// clk_ctrl
module clk_ctrl
(
	input				wire				clk_i					,
	input				wire				rstn_i				,	
	input				wire	[15:0]	freq						,
	output			reg				dds1_o					,
	output			reg				dds_o						
);
reg	[31:0]	cnt;
wire	[63:0]	add;
assign add =freq*32'd4294967295/16'd30000;
always@(posedge clk_i or negedge rstn_i)
	if(rstn_i ==1'b0)
		cnt <=32'd0;
	else
		cnt <=cnt +add; 
always@(posedge clk_i or negedge rstn_i)
	if(rstn_i ==1'b0)
		dds_o <=1'b0;
	else if(cnt >=32'd2147483648)
		dds_o <=1'b1;
	else
		dds_o <=1'b0;		
reg	[31:0]	cnt1;
wire	[63:0]	add1;
assign add1 =(freq/8'd36)*32'd4294967295/16'd3000;
always@(posedge clk_i or negedge rstn_i)
	if(rstn_i ==1'b0)
		cnt1 <=32'd0;
	else
		cnt1 <=cnt1 +add1; 
always@(posedge clk_i or negedge rstn_i)
	if(rstn_i ==1'b0)
		dds1_o <=1'b0;
	else if(cnt1 >=32'd2147483648)
		dds1_o <=1'b1;
	else
		dds1_o <=1'b0;		
endmodule
export LEC_CHECK = 0
export ABC_AREA = 1
export CAP_MARGIN = 35
export CORE_ASPECT_RATIO = 1.94
export CORE_MARGIN = 8
export CORE_UTILIZATION = 40
export CTS_CLUSTER_DIAMETER = 374
export CTS_CLUSTER_SIZE = 99
export GPL_ROUTABILITY_DRIVEN = 0
export GPL_TIMING_DRIVEN = 1
export PLACE_DENSITY_LB_ADDON = 0.24
export SETUP_SLACK_MARGIN = 4.78
export SLEW_MARGIN = 10
export TNS_END_PERCENT = 85
create_clock -name core_clock -period 109.0 [get_ports {clk_i}]
run.sh (not shown) runs the stock make flow with config.mk's settings and CLKGATE_MAP_FILE=.
The starting point ran to the end with no violations.
Rerun with:
ABC_AREA = not set   (was 1)
CAP_MARGIN = 20   (was 35)
CORE_ASPECT_RATIO = not set   (was 1.94)
CORE_MARGIN = 2   (was 8)
CTS_CLUSTER_DIAMETER = not set   (was 374)
CTS_CLUSTER_SIZE = not set   (was 99)
GPL_ROUTABILITY_DRIVEN = not set   (was 0)
GPL_TIMING_DRIVEN = not set   (was 1)
HOLD_SLACK_MARGIN = 0.2   (was not set)
PLACE_DENSITY_LB_ADDON = not set   (was 0.24)
SETUP_SLACK_MARGIN = not set   (was 4.78)
SLEW_MARGIN = 20   (was 10)
TNS_END_PERCENT = not set   (was 85)
clock period = 90.8 ns   (was 109.0 ns; I/O delays follow)
The changed run produced a clean layout.
Wire length went up by 12%.
Worst setup slack is worse by 24 ns.
First-iteration DRC count rose by 120%.
Sequential share of layout area decreases by 0.16 points.
Final cell count drops by 7.5%.
Rerun with:
CORE_UTILIZATION = 46   (was 40)
HOLD_SLACK_MARGIN = not set   (was 0.2)
clock period = 68.6 ns   (was 90.8 ns; I/O delays follow)
Outcome: The changed run passed the timing, design-rule and antenna checks; area after synthesis stays the same; cell count came out higher by 1.6%; routed wire length is higher by 3.1%; non-clock buffer count came out higher by 409; core utilization is higher by 10 points; worst setup slack loses 4.8 ns; flip-flop count stays the same; critical path depth is higher by 8; synthesized cell count does not change; via count went up by 3.4%.
Rerun with:
CORE_ASPECT_RATIO = 0.53   (was not set)
CORE_UTILIZATION = 71   (was 46)
MAX_ROUTING_LAYER = met4   (was not set)
clock period = 62.4 ns   (was 68.6 ns; I/O delays follow)
What happened: Now the flow stopped in global routing, error GRT-0232. Synthesized cell count stays the same. Area after synthesis does not change. Die size decreases by 35%.
Rerun with:
CORE_ASPECT_RATIO = not set   (was 0.53)
CORE_UTILIZATION = 40   (was 71)
MAX_ROUTING_LAYER = not set   (was met4)
clock period = 70.0 ns   (was 62.4 ns; I/O delays follow)
The new run finished clean.
Die area goes up by 76%.
Synthesized area stays the same.
Synthesized cell count stays the same.

* * *

Starting RTL as in the previous note.
clock: 45.4 ns
lec_check: 0
abc_area: 1
cap_margin: 30
cell_pad_in_sites_detail_placement: 1
core_aspect_ratio: 0.93
core_margin: 2
core_utilization: 29
cts_cluster_diameter: 187
gpl_routability_driven: 0
hold_slack_margin: 0.12
max_routing_layer: met5
min_routing_layer: met2
setup_slack_margin: 5.0
slew_margin: 20
tns_end_percent: 55
The first run stopped in global routing.
Rerun with:
ABC_AREA = default   (was 1)
CAP_MARGIN = 20   (was 30)
CELL_PAD_IN_SITES_DETAIL_PLACEMENT = default   (was 1)
CORE_ASPECT_RATIO = default   (was 0.93)
CORE_UTILIZATION = 71   (was 29)
CTS_CLUSTER_DIAMETER = default   (was 187)
GPL_ROUTABILITY_DRIVEN = default   (was 0)
HOLD_SLACK_MARGIN = default   (was 0.12)
MAX_ROUTING_LAYER = default   (was met5)
MIN_ROUTING_LAYER = default   (was met2)
SETUP_SLACK_MARGIN = default   (was 5.0)
TNS_END_PERCENT = default   (was 55)
clock period = 84.3 ns   (was 45.4 ns; I/O delays follow)
This time the run produced a clean layout.
Synthesized area went up by 8.5%.
Die area went down by 55%.
Synthesized cell count went down by 9.5%.
Rerun with:
ABC_AREA = 1   (was default)
CORE_ASPECT_RATIO = 1.22   (was default)
CTS_CLUSTER_SIZE = 100   (was default)
PLACE_DENSITY = 0.4   (was default)
TNS_END_PERCENT = 15   (was default)
clock period = 38.1 ns   (was 84.3 ns; I/O delays follow)
=>
- This time the run did not get past detailed placement with DPL-0033
- area after synthesis came out lower by 7.9%
- die size came out lower by 7.7%
- synthesized cell count came out higher by 10%

* * *

pepper:
Starting RTL as in the previous note.
// clk_ctrl
module clk_ctrl
(
	input				wire				clk_i					,
	input				wire				rstn_i				,	
	input				wire	[15:0]	freq						,
	output			reg				dds1_o					,
	output			reg				dds_o						
);
export LEC_CHECK = 0
export CAP_MARGIN = 40
export CORE_MARGIN = 2
export CORE_UTILIZATION = 72
export MAX_ROUTING_LAYER = met4
export SETUP_SLACK_MARGIN = -1.88
export SLEW_MARGIN = 20
create_clock -name core_clock -period 64.9 [get_ports {clk_i}]
What the final checks of pepper revealed, after a flow that finished every stage, was a layout that fails on setup timing.
--- input diff pepper..harbor ---
Settings: swapping 40 for 20 in CAP_MARGIN; clearing MAX_ROUTING_LAYER, which used to be met4; clearing SETUP_SLACK_MARGIN, which used to be -1.88; swapping 72 for 9 in CORE_UTILIZATION; swapping 64.9 for 72.1 in the clock period (ns, I/O delays scaled along).
## What came out
harbor: flow completed, timing, DRC and antenna clean
The largest clock skew in the final design reported for harbor is greater than that of pepper by 0.0041 ns.
Highest metal layer used by the detailed router: met4 -> pepper, met5 -> harbor
Of pepper and harbor, the run reporting the higher final weighted congestion of routability-driven global placement was pepper.
When harbor is set beside pepper, its half-perimeter wire length after placement turns out to be 3.7% smaller.
#### Input delta (maple over harbor)
Settings: changing CORE_UTILIZATION from 9 to 63; setting CTS_CLUSTER_SIZE to 98 for the first time; setting TNS_END_PERCENT to 15 for the first time; changing the clock period (ns, I/O delays scaled along) from 72.1 to 70.0.
### Flow results
Every stage of the flow completed for maple, and the final layout passed the timing, design-rule and antenna checks. maple vs harbor on worst-margin pin slew: maple is the lower one. Re first-pass detailed-route iteration total: harbor and maple aren't equal, and the lower value belongs to harbor. Re CTS H-tree depth: no difference whatsoever between harbor and maple.
Input-level comparison between fjord and maple:
Settings: CORE_UTILIZATION now 40, was 63; CTS_CLUSTER_SIZE now 96, was 98; CTS_CLUSTER_DIAMETER now 327, previously not set; TNS_END_PERCENT now 25, was 15; PLACE_DENSITY_LB_ADDON now 0.06, previously not set; CORE_MARGIN now 9, was 2; SLEW_MARGIN now 0, was 20.
==> results <==
Comparing fjord with maple, the layout multi-input combinational cell count came out essentially unchanged. Of the two values seen for slowest library cell on the worst path, sky130_fd_sc_hd__fa_2 was produced by fjord and sky130_fd_sc_hd__fa_1 by maple. Between maple and fjord, number of tap cells added at floorplan is lower for maple, fjord comes in above that. fjord vs maple, HPWL after detailed placement went up by about 10%. Compared with maple, fjord shows a arrival time reported for the critical path endpoint that is 0.39 ns lower. Maximum frequency improves in fjord relative to maple. Looking at total detailed-routing wirelength across maple and fjord, the one that comes out lower is maple.
Edits applied to the flow inputs when going from fjord to garnet:
Settings: removing PLACE_DENSITY_LB_ADDON (formerly 0.06); setting CORE_ASPECT_RATIO to 0.5 for the first time; changing TNS_END_PERCENT from 25 to 15; changing CTS_CLUSTER_DIAMETER from 327 to 285; changing CORE_UTILIZATION from 40 to 59; changing CTS_CLUSTER_SIZE from 96 to 98; setting PLACE_DENSITY to 0.35 for the first time; changing CORE_MARGIN from 9 to 2; setting CELL_PAD_IN_SITES_GLOBAL_PLACEMENT to 1 for the first time; setting GPL_ROUTABILITY_DRIVEN to 0 for the first time; changing SLEW_MARGIN from 0 to 20.
Results
Final critical path time including I/O delays and setup (garnet over fjord): increase, 0.19 ns. Compared with fjord, garnet shows a number of antenna violations at the first check in global routing that is 2 lower. In garnet relative to fjord, core box area had gone down by more than a quarter. Between fjord and garnet, the difference in fmax is negligible. What garnet reported for global-route wire length before repair has to be multiplied by 1.05 to get the figure for fjord.
The following lists how cedar was set up differently from garnet:
Settings: swapping 59 for 63 in CORE_UTILIZATION; clearing GPL_ROUTABILITY_DRIVEN, which used to be 0; clearing CORE_ASPECT_RATIO, which used to be 0.5.
Results
~same detailed-route vias per instance in cedar and garnet. On maximum frequency, cedar tracks garnet almost exactly. Of cedar and garnet, the run reporting the higher insertion delay of the later-clocked pin in the worst-skew pair was garnet.

* * *

Starting RTL as in the previous note.
Settings: LEC_CHECK=0, ABC_AREA=1, CAP_MARGIN=10, CELL_PAD_IN_SITES_DETAIL_PLACEMENT=0, CORE_ASPECT_RATIO=0.93, CORE_MARGIN=2, CORE_UTILIZATION=58, CTS_CLUSTER_DIAMETER=341, GPL_ROUTABILITY_DRIVEN=0, HOLD_SLACK_MARGIN=0.12, MAX_ROUTING_LAYER=met4, SETUP_SLACK_MARGIN=5.0, SLEW_MARGIN=20, TNS_END_PERCENT=55; clock period 115.0 ns.
The starting point went through all stages and came out clean.
Then changed:
CAP_MARGIN = 20   (was 10)
CORE_UTILIZATION = 72   (was 58)
CTS_CLUSTER_SIZE = 95   (was unset)
GPL_ROUTABILITY_DRIVEN = 1   (was 0)
HOLD_SLACK_MARGIN = 0.29   (was 0.12)
PLACE_DENSITY = 0.36   (was unset)
clock period = 67.6 ns   (was 115.0 ns; I/O delays follow)
Wire length went up by 7.3%.
Worst setup slack gets worse by 30 ns.
Via count went up by 6.6%.
Worst hold slack gets better by 0.0093 ns.
Core utilization went up by 19 points.
Die area went down by 19%.
Non-clock buffer count went up by 195.
Cell area went up by 5.5%.
Clock skew went up by 0.0070 ns.
Then changed:
ABC_AREA = unset   (was 1)
CORE_UTILIZATION = 71   (was 72)
CTS_CLUSTER_SIZE = 41   (was 95)
HOLD_SLACK_MARGIN = unset   (was 0.29)
PLACE_DENSITY = unset   (was 0.36)
SETUP_SLACK_MARGIN = 0.88   (was 5.0)
TNS_END_PERCENT = 100   (was 55)
clock period = 60.2 ns   (was 67.6 ns; I/O delays follow)
Result: The changed run stopped in global routing (5_1_grt); die size grows by 9.9%; synthesized cell count decreases by about 9%; synthesized area increases by about 9%.
Then changed:
ABC_AREA = 1   (was unset)
CORE_UTILIZATION = 72   (was 71)
CTS_CLUSTER_SIZE = unset   (was 41)
PLACE_DENSITY_LB_ADDON = 0.2   (was unset)
SETUP_SLACK_MARGIN = 5.0   (was 0.88)
TNS_END_PERCENT = 55   (was 100)
clock period = 67.6 ns   (was 60.2 ns; I/O delays follow)
With this change the flow finished with timing, DRC and antenna clean.
Synthesized area decreases by 7.9%.
Die area went down by 9.0%.
Synthesized cell count grows by 10%.
